## JK
Design AuctionSearch, start of the top module:
module AuctionSearch(
  input         clock,
  input         reset,
  output        io_rewardIn_0_ready,
  input         io_rewardIn_0_valid,
  input  [7:0]  io_rewardIn_0_reward,
  input  [10:0] io_rewardIn_0_idx,
  input         io_rewardIn_0_last,
  output [10:0] io_agentIdx_0,
  input  [7:0]  io_price_0,
  output        io_rewardIn_1_ready,
  input         io_rewardIn_1_valid,
  input  [7:0]  io_rewardIn_1_reward,
  input  [10:0] io_rewardIn_1_idx,
  output [10:0] io_agentIdx_1,
  input  [7:0]  io_price_1,
  output        io_rewardIn_2_ready,
  input         io_rewardIn_2_valid,
  input  [7:0]  io_rewardIn_2_reward,
  input  [10:0] io_rewardIn_2_idx,
  output [10:0] io_agentIdx_2,
  input  [7:0]  io_price_2,
  output        io_rewardIn_3_ready,
  input         io_rewardIn_3_valid,
  input  [7:0]  io_rewardIn_3_reward,
  input  [10:0] io_rewardIn_3_idx,
  output [10:0] io_agentIdx_3,
  input  [7:0]  io_price_3,
  output        io_rewardIn_4_ready,
  input         io_rewardIn_4_valid,
  input  [7:0]  io_rewardIn_4_reward,
  input  [10:0] io_rewardIn_4_idx,
  output [10:0] io_agentIdx_4,
  input  [7:0]  io_price_4,
  output        io_rewardIn_5_ready,
  input         io_rewardIn_5_valid,
  input  [7:0]  io_rewardIn_5_reward,
  input  [10:0] io_rewardIn_5_idx,
  output [10:0] io_agentIdx_5,
  input  [7:0]  io_price_5,
  output        io_rewardIn_6_ready,
  input         io_rewardIn_6_valid,
  input  [7:0]  io_rewardIn_6_reward,
  input  [10:0] io_rewardIn_6_idx,
  output [10:0] io_agentIdx_6,
  input  [7:0]  io_price_6,
  output        io_rewardIn_7_ready,
  input         io_rewardIn_7_valid,
  input  [7:0]  io_rewardIn_7_reward,
  input  [10:0] io_rewardIn_7_idx,
  output [10:0] io_agentIdx_7,
  input  [7:0]  io_price_7,
  input         io_resultOut_ready,
  output        io_resultOut_valid,
  output [10:0] io_resultOut_winner,
  output [7:0]  io_resultOut_bid
);
Size in the first run: roughly 340 I/O pins, about 48000 sq um of cells after synthesis.
clock: 3.25 ns
lec_check: 0
cap_margin: 20
core_margin: 2
core_utilization: 72
place_density: 0.67
slew_margin: 35
run.sh (not shown) runs the stock make flow with config.mk's settings and CLKGATE_MAP_FILE=.
The flow completed for JK, but it is not clean: the layout still shows setup timing.
The inputs of MS differ from those of JK as listed below.
# JK
export LEC_CHECK = 0
export CAP_MARGIN = 20
export CORE_MARGIN = 2
export CORE_UTILIZATION = 72
export PLACE_DENSITY = 0.67
export SLEW_MARGIN = 35
create_clock -name core_clock -period 3.25 [get_ports {clock}]
# MS
export LEC_CHECK = 0
export CAP_MARGIN = 20
export CORE_MARGIN = 2
export CORE_UTILIZATION = 40
export HOLD_SLACK_MARGIN = -0.05
export MIN_ROUTING_LAYER = met2
export SLEW_MARGIN = 35
create_clock -name core_clock -period 4.0 [get_ports {clock}]
==> results <==
Looking at classification of the worst setup path, the reg -> out result is from MS; the reg -> reg one comes from JK. Comparing MS and JK, antenna diode count is higher on MS. Share of the clock period used by the worst path, MS and JK: lower on MS. STATUS post-placement setup slack: MS wins against JK. Relative to JK, count of nets after finishing decreased by about 4% in MS. Per the comparison of MS with JK, share of cell area taken by flip-flops and latches went up 1.8 points; data arrival at the endpoint of the critical path went down 1.25 ns. Between JK and MS, the flow reports power after layout decreasing by more than 10%. MS reached the final stage; the timing, DRC and antenna checks on its layout passed. Comparing MS and JK, the lower ratio of total power to cell area was measured on MS. Changes observed in MS relative to JK: clock group share of total power has increased, non-clock buffer count has decreased.
Changes in AL relative to MS:
# MS
export LEC_CHECK = 0
export CAP_MARGIN = 20
export CORE_MARGIN = 2
export CORE_UTILIZATION = 40
export HOLD_SLACK_MARGIN = -0.05
export MIN_ROUTING_LAYER = met2
export SLEW_MARGIN = 35
create_clock -name core_clock -period 4.0 [get_ports {clock}]
# AL
export LEC_CHECK = 0
export CAP_MARGIN = 20
export CELL_PAD_IN_SITES_DETAIL_PLACEMENT = 1
export CELL_PAD_IN_SITES_GLOBAL_PLACEMENT = 1
export CORE_MARGIN = 2
export CORE_UTILIZATION = 40
export HOLD_SLACK_MARGIN = -0.05
export MIN_ROUTING_LAYER = met2
export SETUP_SLACK_MARGIN = 0.84
export SLEW_MARGIN = 35
create_clock -name core_clock -period 4.0 [get_ports {clock}]
In AL, critical-path maximum fanout is lower than in MS.
On largest vdd supply drop, the higher figure sits with MS, not AL.
MS -> AL: multi-input logic cell count flat
Lower utilization was reported by MS, not AL.
Compared with MS, total of fill cells in the finished design in AL increased by more than 10%.
> inputs changed (AL -> TR)
# AL
export LEC_CHECK = 0
export CAP_MARGIN = 20
export CELL_PAD_IN_SITES_DETAIL_PLACEMENT = 1
export CELL_PAD_IN_SITES_GLOBAL_PLACEMENT = 1
export CORE_MARGIN = 2
export CORE_UTILIZATION = 40
export HOLD_SLACK_MARGIN = -0.05
export MIN_ROUTING_LAYER = met2
export SETUP_SLACK_MARGIN = 0.84
export SLEW_MARGIN = 35
create_clock -name core_clock -period 4.0 [get_ports {clock}]
# TR
export LEC_CHECK = 0
export CAP_MARGIN = 15
export CELL_PAD_IN_SITES_DETAIL_PLACEMENT = 1
export CELL_PAD_IN_SITES_GLOBAL_PLACEMENT = 1
export CORE_MARGIN = 2
export CORE_UTILIZATION = 72
export CTS_CLUSTER_SIZE = 24
export HOLD_SLACK_MARGIN = -0.05
export MIN_ROUTING_LAYER = met2
export SETUP_SLACK_MARGIN = 0.84
export SLEW_MARGIN = 35
create_clock -name core_clock -period 4.0 [get_ports {clock}]
Results
TR did not finish; the tool stopped in global placement without I/O (3_1_place_gp_skip_io) with error GPL-0301.
Comparing AL against TR, there is no change at all in post-synthesis mux area share.
Going from AL to TR, total cells reported by yosys after synthesis did not really move, synthesized cell area did not really move.
Edits applied to the flow inputs when going from TR to PW:
# TR
export LEC_CHECK = 0
export CAP_MARGIN = 15
export CELL_PAD_IN_SITES_DETAIL_PLACEMENT = 1
export CELL_PAD_IN_SITES_GLOBAL_PLACEMENT = 1
export CORE_MARGIN = 2
export CORE_UTILIZATION = 72
export CTS_CLUSTER_SIZE = 24
export HOLD_SLACK_MARGIN = -0.05
export MIN_ROUTING_LAYER = met2
export SETUP_SLACK_MARGIN = 0.84
export SLEW_MARGIN = 35
create_clock -name core_clock -period 4.0 [get_ports {clock}]
# PW
export LEC_CHECK = 0
export CAP_MARGIN = 20
export CORE_MARGIN = 2
export CORE_UTILIZATION = 40
export PLACE_DENSITY = 0.6
export SLEW_MARGIN = 20
create_clock -name core_clock -period 3.8 [get_ports {clock}]
==> comparison <==
Synthesized area: TR vs PW identical
Compared with TR, in PW fraction of the core area occupied by cells at floorplan lower, die span in x higher, share of the synthesized netlist area taken by xor and xnor gates roughly the same.
Compared with TR, in PW post-synthesis chip area from yosys was more or less identical; die area went up by 79%.
Between TR and PW, number of rows created at floorplan is lower for TR, PW comes in above that.
PW: flow completed, timing, DRC and antenna clean
Power figures rest on the tool's default switching activity, not on a simulated workload.
